== run 1 ==
Design LearningMachine, start of the top module:
module LearningMachine(input clk,rst, start, input [6:0] x1Data,x2Data, input [1:0] tData, output[1:0] signYin, output[13:0] w1,w2,b,Yin,output ReadEn, Ready);
Size in the first run: about 0.0092 mm2 of cells after synthesis.
Settings: LEC_CHECK=0, ABC_AREA=1, CAP_MARGIN=10, CORE_MARGIN=2, CORE_UTILIZATION=72, CTS_CLUSTER_DIAMETER=26, CTS_CLUSTER_SIZE=34, GPL_TIMING_DRIVEN=1, MAX_ROUTING_LAYER=met4, MIN_ROUTING_LAYER=met1, PLACE_DENSITY_LB_ADDON=0.1, SETUP_SLACK_MARGIN=2.33, SLEW_MARGIN=20; clock period 7.81 ns.
run.sh (not shown) runs the stock make flow with config.mk's settings and CLKGATE_MAP_FILE=.
Stage in which a tool error killed run 1: 5_1_grt.
The inputs of run 2 differ from those of run 1 as listed below.
Settings: a deleted PLACE_DENSITY_LB_ADDON that had been 0.1; a change of CTS_CLUSTER_DIAMETER from 26 to 51; a deleted SETUP_SLACK_MARGIN that had been 2.33; a change of CTS_CLUSTER_SIZE from 34 to 32; a deleted ABC_AREA that had been 1.
Results
Completing all stages was not enough for run 2: its layout failed the final checks because of setup timing.
In run 2, share of cell area taken by muxes after synthesis is higher than in run 1.
Area of the placeable core went down by a few percent going from run 1 to run 2.
Cmp run 1 and run 2 / die size / lower: run 2
Post-placement cell area essentially unchanged between run 1 and run 2.
Delta (run 2 minus run 1): total cell area reported by yosys after synthesis shrank by 210 um2; count of instances resized after the clock tree is built shrank by 71.
## Diff of input files: run 3 against run 2
Settings: changing CTS_CLUSTER_SIZE from 32 to 34; setting SETUP_SLACK_MARGIN to 0.9 for the first time; setting ABC_AREA to 1 for the first time; setting PLACE_DENSITY to 0.36 for the first time; changing CTS_CLUSTER_DIAMETER from 51 to 356.
Results
Every stage of run 2 finished as expected; the final checks, on the other hand, flagged setup timing, which means the layout fails. Run 3 did not finish; the tool stopped in 5_1_grt with error GRT-0232. Fraction of registers with async set or reset after synthesis came out exactly the same in run 3 and run 2. Per the comparison of run 3 with run 2, number of distinct library cells after synthesis decreased by 25 relative to the old numbers, synthesized-area fraction occupied by ao, oa, aoi and oai cells decreased by 1.7 points relative to the old numbers, half-perimeter wire length after detailed placement increased by 8.8% relative to the old numbers. From run 2 to run 3 the numbers moved as follows: area figure in the yosys stat output increased about 2.4%; count of standard-cell rows went up about 2.5%; total CTS buffers stayed essentially flat; area of the core moved up. Diff run 2 -> run 3: net count entering floorplan has increased, fraction of the core area occupied by cells at floorplan has decreased. Between run 2 and run 3, the flow reports synthesized instance count increasing by more than 10%.
What run 4 does differently from run 3 at the input level:
Settings: removing CTS_CLUSTER_SIZE (formerly 34); changing CTS_CLUSTER_DIAMETER from 356 to 26; removing ABC_AREA (formerly 1); removing SETUP_SLACK_MARGIN (formerly 0.9); changing CORE_UTILIZATION from 72 to 69; removing PLACE_DENSITY (formerly 0.36).
Results
- Run 3 did not finish; the tool stopped in 5_1_grt with error GRT-0232.
- Complete run, failing final checks: run 4, reason setup timing.
- As far as I/O pin count goes, run 3 and run 4 are indistinguishable; the numbers are identical.
- Diff run 3 -> run 4: count of cells resized by post-cts repair -about 70%, die boundary width has increased, synthesized area shows a reduction of 2.3%, standard cell core area +0.82%.
- Buffer count from post-CTS setup fixing in run 4 is 38 below run 3.
- Lower average cell area after synthesis among run 3 and run 4: run 3
- Between run 3 and run 4, summed standard-cell area reported by yosys decreased.
- [run 4] die height rose about 0.9% relative to run 3
- Compared to run 3, run 4 was floorplanned on a bigger die.

v38:
LearningMachine again, from the RTL that the note above started with.
clock: 7.94 ns
lec_check: 0
cap_margin: 20
core_margin: 2
core_utilization: 72
cts_cluster_size: 37
slew_margin: 20
v38 -> stages 100% | layout checks FAIL | setup timing
Here is what was changed in the inputs of v36 compared with v38.
diff --git a/flow/config.mk b/flow/config.mk
--- a/flow/config.mk
+++ b/flow/config.mk
@@ -8,5 +8,4 @@
 export CAP_MARGIN = 20
 export CORE_MARGIN = 2
-export CORE_UTILIZATION = 72
-export CTS_CLUSTER_SIZE = 37
+export CORE_UTILIZATION = 40
 export SLEW_MARGIN = 20
==> flow/constraint.sdc <==
create_clock -name core_clock -period 5.92 [get_ports {clk}]
set_input_delay 1.1840 -clock core_clock [delete_from_list [all_inputs] [get_ports {clk}]]
set_output_delay 1.1840 -clock core_clock [all_outputs]
set_load 0.01 [all_outputs]
## What came out
- None of the runs v36 and v38 ends with a clean layout.
- Cmp v36 and v38 / number of cells on the worst reg-to-reg path / lower: v36
The following lists how v29 was set up differently from v36:
diff --git a/flow/config.mk b/flow/config.mk
--- a/flow/config.mk
+++ b/flow/config.mk
@@ -6,6 +6,9 @@
 export NUM_CORES = 4
 export LEC_CHECK = 0
+export ABC_AREA = 1
 export CAP_MARGIN = 20
 export CORE_MARGIN = 2
-export CORE_UTILIZATION = 40
+export CORE_UTILIZATION = 72
+export CTS_CLUSTER_DIAMETER = 400
+export CTS_CLUSTER_SIZE = 100
 export SLEW_MARGIN = 20
==> flow/constraint.sdc <==
create_clock -name core_clock -period 7.2 [get_ports {clk}]
set_input_delay 1.4400 -clock core_clock [delete_from_list [all_inputs] [get_ports {clk}]]
set_output_delay 1.4400 -clock core_clock [all_outputs]
set_load 0.01 [all_outputs]
## What came out
- As for a clean layout from v36 and v29, there is none.
- v29 never completed, since it errored out during global routing (5_1_grt).
- Diff v36 -> v29: post-place instance area -8.7%; placeable core area -43%; fraction of the mapped netlist area in simple logic gates +6.2 points; number of buffers inserted for hold repair after clock tree synthesis ~0 delta.
- v29 vs v36: cell count listed in synth_stat.txt up in v29
Inputs modified between v29 and v22:
diff --git a/flow/config.mk b/flow/config.mk
--- a/flow/config.mk
+++ b/flow/config.mk
@@ -6,9 +6,7 @@
 export NUM_CORES = 4
 export LEC_CHECK = 0
-export ABC_AREA = 1
 export CAP_MARGIN = 20
 export CORE_MARGIN = 2
-export CORE_UTILIZATION = 72
-export CTS_CLUSTER_DIAMETER = 400
-export CTS_CLUSTER_SIZE = 100
+export CORE_UTILIZATION = 70
+export CTS_CLUSTER_SIZE = 32
 export SLEW_MARGIN = 20
==> flow/constraint.sdc <==
create_clock -name core_clock -period 7.66 [get_ports {clk}]
set_input_delay 1.5320 -clock core_clock [delete_from_list [all_inputs] [get_ports {clk}]]
set_output_delay 1.5320 -clock core_clock [all_outputs]
set_load 0.01 [all_outputs]
## What came out
- Any difference in overall die width between v22 and v29 is small enough to ignore.
- Compare v22 and v29 | area inside the core boundary higher: v22
- Netlist area before placement of v22 falls short of that of v29 by a few percent.
- Die area | v22 above v29
- Diff v22..v29 | number of CTS-inserted buffers | unchanged
- The layout from v22, despite a flow that completed every stage, fails the layout checks, with the failing checks listed as setup timing.
- v29 terminated abnormally: global routing (5_1_grt) reported DPL-0038.

== alpha ==
LearningMachine again, from the RTL that the note above started with.
Settings: LEC_CHECK=0, ABC_AREA=1, CAP_MARGIN=20, CORE_MARGIN=2, CORE_UTILIZATION=64, CTS_CLUSTER_SIZE=100, SLEW_MARGIN=20; clock period 5.31 ns.
alpha did not make it past global routing (5_1_grt), where a tool error ended it.
## Diff of input files: beta against alpha
Settings: CTS_CLUSTER_SIZE: 100 -> unset; ABC_AREA: 1 -> unset; CORE_UTILIZATION: 64 -> 8; the clock period (ns, I/O delays scaled along): 5.31 -> 13.7.
The higher total cell area at the placement stage of alpha and beta is in alpha.
Share of synthesized cell area in and, or, nand and nor gates: higher on alpha
beta: PASS, flow complete, no timing, DRC or antenna violations
beta vs. alpha: synthesized area per cell went up by about 20%; synthesized-area fraction occupied by xor and xnor cells went up by 3.4 points; synthesized cell count went down by 215; net count of the mapped netlist went down by 16%; yosys synthesis chip area went down by 2.3%.
Higher core utilization before placement goes to alpha over beta.
Input changes introduced in gamma (baseline for comparison: beta):
Settings: a change of CORE_UTILIZATION from 8 to 40; a change of the clock period (ns, I/O delays scaled along) from 13.7 to 9.33.
--- outcome ---
Re hold violation count in the final report: no difference whatsoever between beta and gamma.
| logic area | beta vs gamma | ≈ equal |
Worst hold slack in gamma is 0.021 ns lower than in beta
met2 track demand over resource in global routing is lower on beta
Final cell area: gamma below beta
Modified inputs, delta compared to gamma
Settings: putting ABC_AREA at 1 where nothing was set; swapping 40 for 65 in CORE_UTILIZATION; putting TNS_END_PERCENT at 15 where nothing was set; swapping 9.33 for 7.63 in the clock period (ns, I/O delays scaled along).
Findings:
- Final weighted congestion of routability-driven global placement, delta vs gamma: up by more than 10%
- Although delta finished all stages, its layout failed final checks on setup timing.
- delta — area of placed instances about 5% higher, gamma as reference
- Compared to gamma, delta has arrival time of data at the critical path endpoint 1.20 ns lower.
- When delta is measured against gamma, its total of plain and repair buffers excluding clock buffers turns out 77 higher.

LearningMachine again, from the RTL that the note above started with.
Settings: LEC_CHECK=0, CAP_MARGIN=5, CELL_PAD_IN_SITES_GLOBAL_PLACEMENT=1, CORE_ASPECT_RATIO=0.76, CORE_MARGIN=6, CORE_UTILIZATION=55, CTS_CLUSTER_DIAMETER=351, GPL_ROUTABILITY_DRIVEN=1, GPL_TIMING_DRIVEN=0, MAX_ROUTING_LAYER=met4, MIN_ROUTING_LAYER=met2, PLACE_DENSITY_LB_ADDON=0.25, SETUP_SLACK_MARGIN=2.22, SLEW_MARGIN=20, TNS_END_PERCENT=55; clock period 14.7 ns.
The first run finished but failed the layout checks on DRC.
Next try:
- CAP_MARGIN: 5 -> 0
- CELL_PAD_IN_SITES_GLOBAL_PLACEMENT: 1 -> default
- CORE_ASPECT_RATIO: 0.76 -> default
- CORE_MARGIN: 6 -> 2
- CORE_UTILIZATION: 55 -> 40
- CTS_CLUSTER_DIAMETER: 351 -> default
- GPL_ROUTABILITY_DRIVEN: 1 -> default
- GPL_TIMING_DRIVEN: 0 -> default
- MIN_ROUTING_LAYER: met2 -> default
- PLACE_DENSITY_LB_ADDON: 0.25 -> default
- SETUP_SLACK_MARGIN: 2.22 -> default
- TNS_END_PERCENT: 55 -> default
- clock period: 14.7 -> 12.0 ns (I/O delays scaled with it)
Effect: The new run finished clean; global-route usage went down by 22 points; via count shrinks by a quarter to a third; design area goes down slightly; synthesized cell count does not change; worst hold slack gets better by 3.3 ps; clock skew hardly moves.
Next try:
- CAP_MARGIN: 0 -> 20
- GPL_ROUTABILITY_DRIVEN: default -> 0
- MAX_ROUTING_LAYER: met4 -> default
- MIN_ROUTING_LAYER: default -> met2
The new run completed and failed the layout checks on DRC.
Clock skew falls by 3.8 ps.
Via count increases by 39%.
Area after synthesis stays the same.
Core utilization hardly moves.
Synthesized cell count is unchanged.
Clock-buffer cell count stays the same.
Fmax decreases by about 2.1%.
Hold slack improved by 3.0 ps.
Cell count hardly moves.
